==> flow/design.v (excerpt) <==
module signalProcess(clk, rst, SCK, MOSI, MISO, SSEL);
input clk;
input rst;
input SCK, SSEL, MOSI;
output MISO;
wire [7:0] dataByte;
wire [7:0] sendByte;
reg [7:0] compressedX [63:0];
reg [6:0] inputCounter;
wire byte_received;
reg signalReceived;
wire byteSent;
integer i;
integer j;
assign sendByte = compressedX[j[5:0]];
signalReceive srA(.clk(clk), .rst(rst), .SCK(SCK), .MOSI(MOSI), .byteReceived(byte_received), .dataByte(dataByte), .SSEL(SSEL));
always @(posedge clk)
begin 
  if(rst)
  begin
    i <= 0;
    inputCounter <= 7'b0000000;
  end
  else if(~signalReceived)
  begin
    if(byte_received)
    begin
      i <= i+1;
      inputCounter <= inputCounter + 7'b0000001; 
    end
  end
end
always @(posedge clk)
begin 
  if(~rst && ~signalReceived && byte_received && i >= 0 && i < 64)
    compressedX[i[5:0]] <= dataByte;
end
always @(posedge clk)
begin
  if(rst)
    signalReceived <= 1'b0;
  else
    signalReceived <= (inputCounter == 7'b1000000);
end
sending sB(.clk(clk), .rst(rst), .SCK(SCK), .MISO(MISO), .SSEL(SSEL), .data(sendByte), .signalReceived(signalReceived), .byteSent(byteSent));
always @(posedge clk)
begin
  if(rst)
    j <= -1;
  else if(signalReceived)
  begin
    if(byteSent)
    begin
      j <= j+1;
    end 
  end
end
endmodule
Settings: LEC_CHECK=0, CAP_MARGIN=20, CORE_MARGIN=2, CORE_UTILIZATION=70, CTS_CLUSTER_SIZE=25, SLEW_MARGIN=20; clock period 6.92 ns.
run.sh (not shown) runs the stock make flow with config.mk's settings and CLKGATE_MAP_FILE=.
The starting point ran to the end with no violations.
Change:
--- a/flow/config.mk
+++ b/flow/config.mk
@@ -8,5 +8,6 @@
 export CAP_MARGIN = 20
 export CORE_MARGIN = 2
-export CORE_UTILIZATION = 70
-export CTS_CLUSTER_SIZE = 25
+export CORE_UTILIZATION = 72
+export PLACE_DENSITY_LB_ADDON = 0.0
+export SETUP_SLACK_MARGIN = 0.71
 export SLEW_MARGIN = 20
==> flow/constraint.sdc (replaced) <==
create_clock -name core_clock -period 2.52 [get_ports {clk}]
set_input_delay 0.5040 -clock core_clock [delete_from_list [all_inputs] [get_ports {clk}]]
set_output_delay 0.5040 -clock core_clock [all_outputs]
set_load 0.01 [all_outputs]
This time the run finished with setup timing left.
Register-to-register slack is worse by 3.5 ns.
Synthesized cell count does not change.
Cell area went up by 13%.

---

signalProcess again, from the RTL that the note above started with.
clock: 4.54 ns
lec_check: 0
cap_margin: 20
core_margin: 2
core_utilization: 40
slew_margin: 20
Next try:
- clock period: 4.54 -> 5.38 ns (I/O delays scaled with it)
Design area is about the same. Clock power went down by 11%. Routed wire length went up by 5.8%.

---

## run 1
The RTL this note starts from:
==> flow/design.v <==
`timescale 1ns / 1ps
module signalReceive(clk, rst, SCK, MOSI, byteReceived, dataByte, SSEL);
input clk;
input rst;
input SCK, SSEL, MOSI;
output byteReceived;
output [7:0] dataByte;
reg [2:0] bitcnt;
reg byte_received;   
reg [7:0] byte_data_received;
assign byteReceived = byte_received;
assign dataByte = byte_data_received;
reg [2:0] SCKr;  
reg [2:0] SSELr;  
reg [1:0] MOSIr; 
always @(posedge clk) 
begin
  if (rst)
    SCKr <= 3'b000;
  else
    SCKr <= {SCKr[1:0], SCK};
end
wire SCK_risingedge = (SCKr[2:1]==2'b01);   
wire SCK_fallingedge = (SCKr[2:1]==2'b10);   
always @(posedge clk) 
begin
  if (rst)
    SSELr <= 3'b111;
  else
    SSELr <= {SSELr[1:0], SSEL};
end
wire SSEL_active = ~SSELr[1];   
wire SSEL_startmessage = (SSELr[2:1]==2'b10);   
wire SSEL_endmessage = (SSELr[2:1]==2'b01);   
always @(posedge clk) 
begin
  MOSIr <= {MOSIr[0], MOSI};
end
wire MOSI_data = MOSIr[1];
always @(posedge clk)
begin
  if(rst)
  begin
    bitcnt <= 3'b000;
  end
  else if(~SSEL_active)
  begin
    bitcnt <= 3'b000;
  end
  else
  begin
    if(SCK_risingedge)
    begin
      bitcnt <= bitcnt + 3'b001;
      byte_data_received <= {byte_data_received[6:0], MOSI_data};
    end
  end
end
always @(posedge clk)
begin    
  if (rst)
    byte_received <= 1'b0;
  else
    byte_received <= SSEL_active && SCK_risingedge && (bitcnt==3'b111);
end 
endmodule
module sending(clk, rst, SCK, MISO, SSEL, data, signalReceived, byteSent);
input clk;
input rst;
input SCK;
output MISO;
input SSEL;
input [7:0] data;
input signalReceived;
output byteSent;
reg byte_sent;
assign byteSent = byte_sent;
reg [7:0] byte_data_sent;
reg byte_sent_2clk;
reg [2:0] cnt;
reg [2:0] SCKr;  
always @(posedge clk) 
begin
 if (rst)
   SCKr <= 3'b000;
 else
   SCKr <= {SCKr[1:0], SCK};
end
wire SCK_risingedge = (SCKr[2:1]==2'b01);   
wire SCK_fallingedge = (SCKr[2:1]==2'b10);   
reg [2:0] SSELr;  
always @(posedge clk) 
begin
  if (rst)
    SSELr <= 3'b111;
  else
    SSELr <= {SSELr[1:0], SSEL};
end
wire SSEL_active = ~SSELr[1];   
wire SSEL_startmessage = (SSELr[2:1]==2'b10);   
wire SSEL_endmessage = (SSELr[2:1]==2'b01);   
always @(posedge clk) 
begin
  if(rst)
  begin
    cnt <= 3'b000;
    byte_data_sent <= 8'h00;
  end
  else if(signalReceived)
  begin
    if(~SSEL_active) 
    begin
      cnt<=3'b000;   
    end
    else
    begin
      if(byte_sent_2clk)
      begin
        byte_data_sent <= data;
      end
      if(SCK_risingedge)
      begin
        cnt <= cnt + 3'b001;
        byte_data_sent <= {byte_data_sent[6:0], 1'b0};
      end
    end
  end
end
always @(posedge clk)
begin
  if(rst)
  begin
    byte_sent_2clk <= 1'b0;
    byte_sent <= 1'b0;
  end
  else if(signalReceived)
  begin
    if (byte_sent_2clk)
    begin
      byte_sent_2clk <= 1'b0;
    end
    if (byte_sent)
    begin
      byte_sent_2clk <= 1'b1;
      byte_sent <= SSEL_active && SCK_risingedge && (cnt==3'b111);
    end
    else
    begin
      byte_sent <= SSEL_active && SCK_risingedge && (cnt==3'b111);
    end
  end
end
assign MISO = byte_data_sent[7];   
endmodule
`timescale 1ns / 1ps
module signalProcess(clk, rst, SCK, MOSI, MISO, SSEL);
input clk;
input rst;
input SCK, SSEL, MOSI;
output MISO;
wire [7:0] dataByte;
wire [7:0] sendByte;
reg [7:0] compressedX [63:0];
reg [6:0] inputCounter;
wire byte_received;
reg signalReceived;
wire byteSent;
integer i;
integer j;
assign sendByte = compressedX[j[5:0]];
signalReceive srA(.clk(clk), .rst(rst), .SCK(SCK), .MOSI(MOSI), .byteReceived(byte_received), .dataByte(dataByte), .SSEL(SSEL));
always @(posedge clk)
begin 
  if(rst)
  begin
    i <= 0;
    inputCounter <= 7'b0000000;
  end
  else if(~signalReceived)
  begin
    if(byte_received)
    begin
      i <= i+1;
      inputCounter <= inputCounter + 7'b0000001; 
    end
  end
end
always @(posedge clk)
begin 
  if(~rst && ~signalReceived && byte_received && i >= 0 && i < 64)
    compressedX[i[5:0]] <= dataByte;
end
always @(posedge clk)
begin
  if(rst)
    signalReceived <= 1'b0;
  else
    signalReceived <= (inputCounter == 7'b1000000);
end
sending sB(.clk(clk), .rst(rst), .SCK(SCK), .MISO(MISO), .SSEL(SSEL), .data(sendByte), .signalReceived(signalReceived), .byteSent(byteSent));
always @(posedge clk)
begin
  if(rst)
    j <= -1;
  else if(signalReceived)
  begin
    if(byteSent)
    begin
      j <= j+1;
    end 
  end
end
endmodule
clock: 14.3 ns
lec_check: 0
cap_margin: 20
core_margin: 2
core_utilization: 67
slew_margin: 20
Inputs modified between run 1 and run 2:
Settings: CTS_CLUSTER_SIZE newly set to 13; CORE_UTILIZATION changed from 67 to 70; the clock period (ns, I/O delays scaled along) changed from 14.3 to 3.14.
Findings:
- Looking at capture point of the worst path, the sB.byte_data_sent[0] result is from run 2; the compressedX[53][4] one comes from run 1.
- When run 2 is measured against run 1, its sequential group share of total power turns out 1.7 points higher.
- Number of DRC markers after the initial detailed-route iteration was higher in the run labelled run 2.
- Lower internal portion of total power was reported by run 1, not run 2.
- Between run 1 and run 2, placer's final routability congestion estimate decreased.
What run 3 does differently from run 2 at the input level:
Settings: CORE_UTILIZATION now 72, was 70; PLACE_DENSITY_LB_ADDON now 0.25, previously not set; CTS_CLUSTER_DIAMETER now 25, previously not set; SETUP_SLACK_MARGIN now 0.35, previously not set; the clock period (ns, I/O delays scaled along) now 2.52, was 3.14.
- Run 3 did not finish; the tool stopped in clock tree synthesis with error DPL-0033.
- HPWL reported at the end of detailed placement of run 3 falls short of that of run 2 slightly.
- As far as count of input and output buffers is concerned, run 2 and run 3 perform about the same.
- Run 2 → run 3: number of placed instances with taps included climbed 12; floorplan core area lower; initial core utilization shows an increase of 2.0 points; area of the synthesized netlist per yosys stat neither gained nor lost much.
--- input diff run 3..run 4 ---
Settings: PLACE_DENSITY_LB_ADDON: 0.25 -> 0.0; CTS_CLUSTER_SIZE: 13 -> 48; CTS_CLUSTER_DIAMETER: 25 -> unset; CAP_MARGIN: 20 -> 10; SETUP_SLACK_MARGIN: 0.35 -> 0.71.
--- outcome ---
- [run 4] flow finished | final checks: failed | reasons: negative setup slack
- Run 4 -> run 3: die area delta 0, exact match
- The routability congestion estimate from global placement was comparable across run 4 and run 3.
- Run 4 has HPWL after detailed placement below what run 3 had.

---

Starts from the design.v that is shown in full above.
clock: 3.1 ns
lec_check: 0
abc_area: 0
cap_margin: 30
core_margin: 3
core_utilization: 16
gpl_routability_driven: 0
hold_slack_margin: 0.18
setup_slack_margin: 0.17
slew_margin: 20
tns_end_percent: 100
==> next run, changes <==
==> flow/config.mk (replaced) <==
export PLATFORM = sky130hd
export DESIGN_NAME = signalProcess
export DESIGN_NICKNAME = signalProcess
export VERILOG_FILES = /design/flow/design.v
export SDC_FILE = /design/flow/constraint.sdc
export NUM_CORES = 4
export LEC_CHECK = 0
export CAP_MARGIN = 40
export CORE_MARGIN = 2
export CORE_UTILIZATION = 72
export CTS_CLUSTER_SIZE = 51
export PLACE_DENSITY_LB_ADDON = 0.0
export SETUP_SLACK_MARGIN = 0.01
export SLEW_MARGIN = 20
==> flow/constraint.sdc (replaced) <==
create_clock -name core_clock -period 2.52 [get_ports {clk}]
set_input_delay 0.5040 -clock core_clock [delete_from_list [all_inputs] [get_ports {clk}]]
set_output_delay 0.5040 -clock core_clock [all_outputs]
set_load 0.01 [all_outputs]
Outcome:
- setup slack degrades by 270 ps
- synthesized area stays the same
- global-route usage climbs by 28 points
==> next run, changes <==
--- a/flow/config.mk
+++ b/flow/config.mk
@@ -8 +8 @@
-export CAP_MARGIN = 40
+export CAP_MARGIN = 20
@@ -11,3 +11,4 @@
-export CTS_CLUSTER_SIZE = 51
-export PLACE_DENSITY_LB_ADDON = 0.0
-export SETUP_SLACK_MARGIN = 0.01
+export CTS_CLUSTER_DIAMETER = 364
+export CTS_CLUSTER_SIZE = 13
+export PLACE_DENSITY_LB_ADDON = 0.15
+export SETUP_SLACK_MARGIN = 0.35
Result:
- The changed run produced a clean layout
- wire length rises by 4.3%
- sequential share of layout area drops by 0.64 points
- clock-buffer cell count rose by 6
==> next run, changes <==
--- a/flow/config.mk
+++ b/flow/config.mk
@@ -7,0 +8 @@
+export ABC_AREA = 1
@@ -11,4 +12,3 @@
-export CTS_CLUSTER_DIAMETER = 364
-export CTS_CLUSTER_SIZE = 13
-export PLACE_DENSITY_LB_ADDON = 0.15
-export SETUP_SLACK_MARGIN = 0.35
+export CTS_CLUSTER_DIAMETER = 282
+export CTS_CLUSTER_SIZE = 10
+export SETUP_SLACK_MARGIN = 0.52
Outcome: Design area climbs by 8.4%; global-route usage is higher by 0.55 points; clock skew increases by 10 ps; power goes up by 10%; worst setup slack is better by 140 ps.

---

== harbor ==
Starts from the design.v that is shown in full above.
clock: 2.55 ns
lec_check: 0
cap_margin: 25
cell_pad_in_sites_global_placement: 0
core_margin: 2
core_utilization: 72
cts_cluster_diameter: 89
cts_cluster_size: 17
gpl_routability_driven: 1
gpl_timing_driven: 1
min_routing_layer: met1
place_density: 0.37
setup_slack_margin: 0.39
slew_margin: 20
Modified inputs, onyx compared to harbor
- PLACE_DENSITY no longer set, was 0.37
- PLACE_DENSITY_LB_ADDON now 0.25, previously not set
- SETUP_SLACK_MARGIN now 0.47, was 0.39
Findings:
In onyx, the met2 layer usage reported by global route came out 4.5 points above the value in harbor. | final area | lower: harbor |. The sequential cell area on harbor is in line with that on onyx. Summary of harbor and onyx: one run falls short of a clean finish, namely onyx. [flow] onyx | stages: complete | final checks: fail | reason: negative setup slack. Compared with harbor, weighted congestion at the end of routability-driven global placement in onyx increased by a little under 10%.
diff inputs: onyx => ember
- changing PLACE_DENSITY_LB_ADDON from 0.25 to 0.0
- setting CORE_ASPECT_RATIO to 0.91 for the first time
- changing CTS_CLUSTER_SIZE from 17 to 46
- changing CTS_CLUSTER_DIAMETER from 89 to 25
- changing SETUP_SLACK_MARGIN from 0.47 to 0.72
- changing the clock period (ns, I/O delays scaled along) from 2.55 to 2.52
Results
- In the summary table, ember is marked failed, with error DPL-0033 raised in clock tree synthesis.
- Comparing onyx and ember, the higher floorplan die height is on onyx.
- Post-synth design cell area came out exactly the same in onyx and ember.
- Between onyx and ember, the total cell area at the placement stage does not differ in any meaningful way.
- On die area, onyx and ember are basically level.
- Placeable core region across onyx and ember: no real change.
Input-level comparison between amber and ember:
- CORE_ASPECT_RATIO: 0.91 -> 1.3
- PLACE_DENSITY_LB_ADDON: 0.0 -> unset
- SLEW_MARGIN: 20 -> 40
- TNS_END_PERCENT: unset -> 60
- CTS_CLUSTER_SIZE: 46 -> 17
- CTS_CLUSTER_DIAMETER: 25 -> 89
- PLACE_DENSITY: unset -> 0.37
- SETUP_SLACK_MARGIN: 0.72 -> 0.39
### Flow results
amber: flow completed, timing, DRC and antenna clean
Delta (amber minus ember): async set-or-reset flop fraction in the synthesized netlist has remained practically unchanged; width of the die has decreased.
Comparing amber against ember, there is no change at all in yosys-reported design area after synthesis.
Of the two candidates, ember has the better detailed-placement wirelength estimate and amber the worse one.
The die area on amber is in line with that on ember.
Delta (amber minus ember): die height now larger, number of standard-cell rows in the floorplan now larger.
Compared with ember, in amber share of cell area taken by muxes after synthesis held steady, cell total after placement grew by 27, pre-CTS setup slack shrank by 140 ps.

---

// signalProcess: RTL as listed in full above, without the edits since
clock: 2.52 ns
lec_check: 0
cap_margin: 25
cell_pad_in_sites_global_placement: 0
core_margin: 2
core_utilization: 72
cts_cluster_diameter: 89
cts_cluster_size: 17
gpl_routability_driven: 1
gpl_timing_driven: 1
min_routing_layer: met1
place_density: 0.37
setup_slack_margin: 0.39
slew_margin: 10
tns_end_percent: 60
The first run passed the timing, design-rule and antenna checks.
Rerun with:
- CAP_MARGIN: 25 -> 20
- CELL_PAD_IN_SITES_GLOBAL_PLACEMENT: 0 -> not set
- CORE_UTILIZATION: 72 -> 71
- CTS_CLUSTER_DIAMETER: 89 -> not set
- CTS_CLUSTER_SIZE: 17 -> 13
- GPL_ROUTABILITY_DRIVEN: 1 -> not set
- GPL_TIMING_DRIVEN: 1 -> not set
- MIN_ROUTING_LAYER: met1 -> not set
- PLACE_DENSITY: 0.37 -> not set
- SETUP_SLACK_MARGIN: 0.39 -> 0.35
- SLEW_MARGIN: 10 -> 20
- TNS_END_PERCENT: 60 -> not set
Outcome: Total power went up by 7.5%. First-iteration DRC count went down by 5.5%. Global-route usage went down by 0.56 points. Worst setup slack loses 0.014 ns. Final area barely changes. Via count went down by 0.93%. Routed wire length went down by 0.63%. Sequential cell count is unchanged. Clock skew went up by 0.010 ns. Sequential power barely changes.
Rerun with:
- ABC_AREA: not set -> 1
- CORE_UTILIZATION: 71 -> 72
- CTS_CLUSTER_DIAMETER: not set -> 282
- CTS_CLUSTER_SIZE: 13 -> 10
- PLACE_DENSITY: not set -> 0.35
- SETUP_SLACK_MARGIN: 0.35 -> 0.75
After rerunning:
- final area grows by 12%
- synthesized area grows by 3.6%
- utilization grows by 7.5 points
- sequential cell count does not change
- cell count grows by 45%
- routed wire length grows by 40%
- via count grows by 48%
- power grows by 7.1%
- global-route usage grows by 7.7 points
- clock skew shrinks by 0.0036 ns
Power is estimated from default activity; no workload was simulated.
